==> inputs of v6 <==
Design labyrinth_car, start of the top module:
module labyrinth_car
(
	input  		 clk	,
	input  		 rst	,	 
	input  		 echoR,
	input  		 echoL,
	input  		 echoM,
	output 		 trigR,	 
	output 		 trigL,
	output 		 trigM,
	output 		 Tx	,
	output [3:0] motors_PWM,
	output 		 led,
	output 		 buzzer
);
==> flow/config.mk <==
export PLATFORM = sky130hd
export DESIGN_NAME = labyrinth_car
export DESIGN_NICKNAME = labyrinth_car
export VERILOG_FILES = /design/flow/design.v
export SDC_FILE = /design/flow/constraint.sdc
export NUM_CORES = 4
export LEC_CHECK = 0
export ABC_AREA = 1
export CAP_MARGIN = 20
export CORE_ASPECT_RATIO = 0.9
export CORE_MARGIN = 2
export CORE_UTILIZATION = 72
export CTS_CLUSTER_DIAMETER = 181
export GPL_ROUTABILITY_DRIVEN = 0
export PLACE_DENSITY_LB_ADDON = 0.14
export SETUP_SLACK_MARGIN = 1.27
export SLEW_MARGIN = 20
==> flow/constraint.sdc <==
create_clock -name core_clock -period 4.46 [get_ports {clk}]
set_input_delay 0.8920 -clock core_clock [delete_from_list [all_inputs] [get_ports {clk}]]
set_output_delay 0.8920 -clock core_clock [all_outputs]
set_load 0.01 [all_outputs]
run.sh (not shown) runs the stock make flow with config.mk's settings and CLKGATE_MAP_FILE=.
==> v12: changes against v6 <==
- CAP_MARGIN: 20 -> 0
- CORE_ASPECT_RATIO: 0.9 -> 0.85
- CTS_CLUSTER_DIAMETER: 181 -> 143
- PLACE_DENSITY: unset -> 0.37
- PLACE_DENSITY_LB_ADDON: 0.14 -> unset
- SETUP_SLACK_MARGIN: 1.27 -> 0.55
==> flow/constraint.sdc (replaced) <==
create_clock -name core_clock -period 4.61 [get_ports {clk}]
set_input_delay 0.9220 -clock core_clock [delete_from_list [all_inputs] [get_ports {clk}]]
set_output_delay 0.9220 -clock core_clock [all_outputs]
set_load 0.01 [all_outputs]
==> v33: changes against v6 <==
- CORE_ASPECT_RATIO: 0.9 -> unset
- CORE_UTILIZATION: 72 -> 62
- CTS_CLUSTER_DIAMETER: 181 -> unset
- GPL_ROUTABILITY_DRIVEN: 0 -> unset
- PLACE_DENSITY: unset -> 0.38
- PLACE_DENSITY_LB_ADDON: 0.14 -> unset
- SETUP_SLACK_MARGIN: 1.27 -> unset
==> flow/constraint.sdc (replaced) <==
create_clock -name core_clock -period 6.12 [get_ports {clk}]
set_input_delay 1.2240 -clock core_clock [delete_from_list [all_inputs] [get_ports {clk}]]
set_output_delay 1.2240 -clock core_clock [all_outputs]
set_load 0.01 [all_outputs]
==> results <==
Register Area: v33 6470 um^2; v12 6520 um^2; v6 6510 um^2
Setup total negative slack: v33 0 ns; v12 0 ns; v6 -0.0299 ns
Met2 wire len: v33 21800 um; v12 23700 um; v6 24500 um
Normalized max-slew margin: v33 36.9%; v12 31.8%; v6 41.1%
Run status: v33 finished clean; v12 finished clean; v6 complete, but fails checks
Reasons for failing layout checks: v33 -; v12 -; v6 negative setup slack
Clock skew: v33 0.0280 ns; v12 0.0149 ns; v6 0.0250 ns
Reg2reg setup slack: v33 1.24 ns; v12 0.20 ns; v6 -0.03 ns
Core box area: v33 32600 um^2; v12 28400 um^2; v6 28000 um^2
Routed via count: v33 18400; v12 19200; v6 19600
Area growth from synthesis to layout: v33 8.35%; v12 10.1%; v6 9.97%
Total of endpoints with negative setup slack in the final report: v33 0; v12 0; v6 1
Longest individual stage delay on the worst path: v33 0.53 ns; v12 0.53 ns; v6 0.56 ns
Overall die height: v33 186 um; v12 160 um; v6 164 um
Top power consumer group: v33 the clock network; v12 registers; v6 the clock network
Clk ins delay skew pair: v33 0.56 ns; v12 0.53 ns; v6 0.53 ns
Largest net degree at the start of global routing: v33 80; v12 123; v6 67
Data arrival time of the critical path: v33 5.34 ns; v12 4.85 ns; v6 4.94 ns
Footprint of the multi-input gates: v33 12400 um^2; v12 12600 um^2; v6 12600 um^2
Post-Route WL: v33 47400 um; v12 50600 um; v6 51700 um
Placed cell areas: v33 21000 um^2; v12 21200 um^2; v6 21200 um^2
Via/cell ratio: v33 5.55; v12 5.83; v6 6.01
Unrepaired setup endpoints after global routing: v33 no; v12 yes; v6 yes
DRC violation total after the first TritonRoute iteration: v33 1280; v12 1510; v6 2040

==> harbor: inputs <==
Starting RTL as in the previous note.
export LEC_CHECK = 0
export CAP_MARGIN = 20
export CELL_PAD_IN_SITES_DETAIL_PLACEMENT = 1
export CORE_MARGIN = 4
export CORE_UTILIZATION = 23
export CTS_CLUSTER_SIZE = 26
export GPL_ROUTABILITY_DRIVEN = 1
export MIN_ROUTING_LAYER = met1
export PLACE_DENSITY_LB_ADDON = 0.04
export SETUP_SLACK_MARGIN = -0.4
export SLEW_MARGIN = 10
create_clock -name core_clock -period 5.43 [get_ports {clk}]
==> zinc: changes against harbor <==
Settings changed: ABC_AREA set to 1, CELL_PAD_IN_SITES_DETAIL_PLACEMENT 1 to not set, CORE_MARGIN 4 to 2, CORE_UTILIZATION 23 to 72, CTS_CLUSTER_SIZE 26 to 10, GPL_ROUTABILITY_DRIVEN 1 to not set, MIN_ROUTING_LAYER met1 to not set, PLACE_DENSITY set to 0.36, PLACE_DENSITY_LB_ADDON 0.04 to not set, SETUP_SLACK_MARGIN -0.4 to not set, SLEW_MARGIN 10 to 20.
==> flow/constraint.sdc (replaced) <==
create_clock -name core_clock -period 3.25 [get_ports {clk}]
set_input_delay 0.6500 -clock core_clock [delete_from_list [all_inputs] [get_ports {clk}]]
set_output_delay 0.6500 -clock core_clock [all_outputs]
set_load 0.01 [all_outputs]
==> raven: changes against harbor <==
Settings changed: CELL_PAD_IN_SITES_DETAIL_PLACEMENT 1 to not set, CORE_MARGIN 4 to 2, CORE_UTILIZATION 23 to 70, CTS_CLUSTER_SIZE 26 to not set, GPL_ROUTABILITY_DRIVEN 1 to not set, MIN_ROUTING_LAYER met1 to not set, PLACE_DENSITY_LB_ADDON 0.04 to not set, SETUP_SLACK_MARGIN -0.4 to 1.96, SLEW_MARGIN 10 to 20.
==> flow/constraint.sdc (replaced) <==
create_clock -name core_clock -period 6.74 [get_ports {clk}]
set_input_delay 1.3480 -clock core_clock [delete_from_list [all_inputs] [get_ports {clk}]]
set_output_delay 1.3480 -clock core_clock [all_outputs]
set_load 0.01 [all_outputs]
==> results.yml <==
# implementation run metrics
run_status:
  status: "finished with violations"
  failed_checks: "setup timing"
synth:
  top_cells_by_count: "nand2_1, inv_1, nor2_1, dfxtp_1, a21oi_1"
sta:
  fin_ws_ns: -1.159
  setup_viol_count_final: 4
place:
  place_inst: 3318
setup_path:
  reg2reg_from: "AK.duty[9]$_SDFFE_PP0P_"
  crit_path_start: "AK.duty[9]$_SDFFE_PP0P_"
  cp_data_required_time_ns: 3.71
layout:
  nClkBuffers: 49
  clockNetworkAreaShare_pct: 4.674
pwr:
  clockPowerShare_pct: 46.9
  comb-power_w: 0.000377
  power.internal_w: 0.006416
Source of the figures above: zinc

==> results.yml <==
# implementation run metrics
place:
  place_inst: 3530
sta:
  fin_ws_ns: 0.3871
  setup_viol_count_final: 0
synth:
  top_cells_by_count: "dfxtp_1, nor2_1, nand2_1, a21oi_1, inv_1"
run_status:
  status: "complete, no violations"
layout:
  clockNetworkAreaShare_pct: 6.406
pwr:
  clockPowerShare_pct: 53.3
  power.internal_w: 0.004267
setup_path:
  reg2reg_from: "AK.duty[9]$_SDFFE_PP0P_"
  crit_path_start: "AK.duty[9]$_SDFFE_PP0P_"
Source of the figures above: harbor

==> results.yml <==
# implementation run metrics
pwr:
  comb-power_w: 0.000153
  clockPowerShare_pct: 47.7
  power.internal_w: 0.003101
sta:
  fin_ws_ns: 1.924
layout:
  nClkBuffers: 53
run_status:
  status: "complete, no violations"
setup_path:
  crit_path_start: "AK.duty[16]$_SDFFE_PP0P_"
place:
  place_inst: 2744
Source of the figures above: raven


==> amber <==
labyrinth_car again, from the RTL that the note above started with.
make LEC_CHECK=0 ABC_AREA=1 CAP_MARGIN=0 CORE_ASPECT_RATIO=0.9 CORE_MARGIN=2 CORE_UTILIZATION=72 CTS_CLUSTER_DIAMETER=202 GPL_ROUTABILITY_DRIVEN=0 PLACE_DENSITY=0.37 SETUP_SLACK_MARGIN=0.63 SLEW_MARGIN=20 finish   # period 3.78 ns
==> onyx (differences from amber) <==
- ABC_AREA: 1 -> unset
- CAP_MARGIN: 0 -> 20
- CORE_ASPECT_RATIO: 0.9 -> unset
- CTS_CLUSTER_DIAMETER: 202 -> unset
- GPL_ROUTABILITY_DRIVEN: 0 -> unset
- PLACE_DENSITY: 0.37 -> unset
- SETUP_SLACK_MARGIN: 0.63 -> 0.64
==> flow/constraint.sdc (replaced) <==
create_clock -name core_clock -period 4.46 [get_ports {clk}]
set_input_delay 0.8920 -clock core_clock [delete_from_list [all_inputs] [get_ports {clk}]]
set_output_delay 0.8920 -clock core_clock [all_outputs]
set_load 0.01 [all_outputs]
==> results.cfg <==
; yosys + openroad results
[power]
powerComb_mw = 0.307

[cells_and_area]
final_core_util_pct = 82.70
clkCellAreaFrac_pct = 4.985

[route]
via_count = 19740

[sta]
fin_ws_ps = -684.3
setup_viol = 4

[status]
status = failed layout checks
so.violations = negative setup slack

[placement]
dp_slack_ps = -572.7

[grt]
met3_usage_pct = 4.410
The numbers above come from amber.

==> results.cfg <==
; yosys + openroad results
[sta]
setup_viol = 4
fin_ws_ps = -278.4

[placement]
dp_slack_ps = -289.3

[grt]
met3_usage_pct = 3.804
use_met1_pct = 41.68

[power]
powerComb_mw = 0.232

[route]
via_count = 17950

[status]
so.violations = negative setup slack
status = failed layout checks

[cells_and_area]
final_core_util_pct = 81.22
The numbers above come from onyx.


==> inputs of run a <==
Starting RTL as in the previous note.
==> flow/design.v (excerpt) <==
module labyrinth_car
(
	input  		 clk	,
	input  		 rst	,	 
	input  		 echoR,
	input  		 echoL,
	input  		 echoM,
	output 		 trigR,	 
	output 		 trigL,
	output 		 trigM,
	output 		 Tx	,
	output [3:0] motors_PWM,
	output 		 led,
	output 		 buzzer
);
make LEC_CHECK=0 ABC_AREA=1 CAP_MARGIN=20 CELL_PAD_IN_SITES_DETAIL_PLACEMENT=0 CORE_MARGIN=2 CORE_UTILIZATION=72 CTS_CLUSTER_DIAMETER=235 CTS_CLUSTER_SIZE=26 GPL_ROUTABILITY_DRIVEN=1 MIN_ROUTING_LAYER=met1 PLACE_DENSITY_LB_ADDON=0.13 SETUP_SLACK_MARGIN=1.23 SLEW_MARGIN=10 finish   # period 4.35 ns
==> run b (differences from run a) <==
Settings changed: CELL_PAD_IN_SITES_DETAIL_PLACEMENT 0 to unset, CORE_ASPECT_RATIO set to 0.9, CTS_CLUSTER_DIAMETER 235 to 181, CTS_CLUSTER_SIZE 26 to unset, GPL_ROUTABILITY_DRIVEN 1 to 0, MIN_ROUTING_LAYER met1 to unset, PLACE_DENSITY_LB_ADDON 0.13 to 0.02, SETUP_SLACK_MARGIN 1.23 to unset, SLEW_MARGIN 10 to 20.
==> flow/constraint.sdc (replaced) <==
create_clock -name core_clock -period 3.96 [get_ports {clk}]
set_input_delay 0.7920 -clock core_clock [delete_from_list [all_inputs] [get_ports {clk}]]
set_output_delay 0.7920 -clock core_clock [all_outputs]
set_load 0.01 [all_outputs]
==> run c (differences from run a) <==
Settings changed: CELL_PAD_IN_SITES_DETAIL_PLACEMENT 0 to unset, CORE_UTILIZATION 72 to 70, CTS_CLUSTER_DIAMETER 235 to unset, CTS_CLUSTER_SIZE 26 to 93, GPL_ROUTABILITY_DRIVEN 1 to unset, MIN_ROUTING_LAYER met1 to unset, PLACE_DENSITY_LB_ADDON 0.13 to unset, SETUP_SLACK_MARGIN 1.23 to unset, SLEW_MARGIN 10 to 20.
==> flow/constraint.sdc (replaced) <==
create_clock -name core_clock -period 6.05 [get_ports {clk}]
set_input_delay 1.2100 -clock core_clock [delete_from_list [all_inputs] [get_ports {clk}]]
set_output_delay 1.2100 -clock core_clock [all_outputs]
set_load 0.01 [all_outputs]
==> impl_metrics.csv <==
group,metric,value,unit
status,status,"complete, but fails checks",
status,checkFailReasons,"setup timing",
sta,timing.fmax,227,MHz
setup_path,rr_startpoint,"AK.duty[8]",
power_and_ir_drop,share_of_power_burned_in_the_clock_network,47.8,%
setup_path,wp_data_required,4.42,ns
cells_and_area,regArea,6500,µm²
sta,post-route-worst-setup-slack,-0.449,ns
route,wl_met2,25.2,mm
sta,timing.final.setup_violations,4,
the above is filed under run b

==> impl_metrics.csv <==
group,metric,value,unit
power_and_ir_drop,share_of_power_burned_in_the_clock_network,48.5,%
setup_path,wp_data_required,6.50,ns
cells_and_area,regArea,6470,µm²
status,status,"timing/DRC/antenna clean",
clocking,cts_hold_buf,0,
route,wl_met2,23.2,mm
setup_path,rr_startpoint,"AK.duty[11]",
sta,timing.final.setup_violations,0,
sta,post-route-worst-setup-slack,1.22,ns
the above is filed under run c

==> impl_metrics.csv <==
group,metric,value,unit
sta,post-route-worst-setup-slack,-0.127,ns
setup_path,wp_data_required,4.82,ns
setup_path,rr_startpoint,"AK.duty[10]",
status,status,"complete, but fails checks",
cells_and_area,regArea,6510,µm²
route,wl_met2,24.3,mm
status,checkFailReasons,"setup timing",
power_and_ir_drop,share_of_power_burned_in_the_clock_network,33.9,%
sta,timing.fmax,223,MHz
clocking,tritoncts_clock_tree,"built",
sta,timing.final.setup_violations,3,
the above is filed under run a

No activity file was given, so power comes from the tool's default toggle rates.
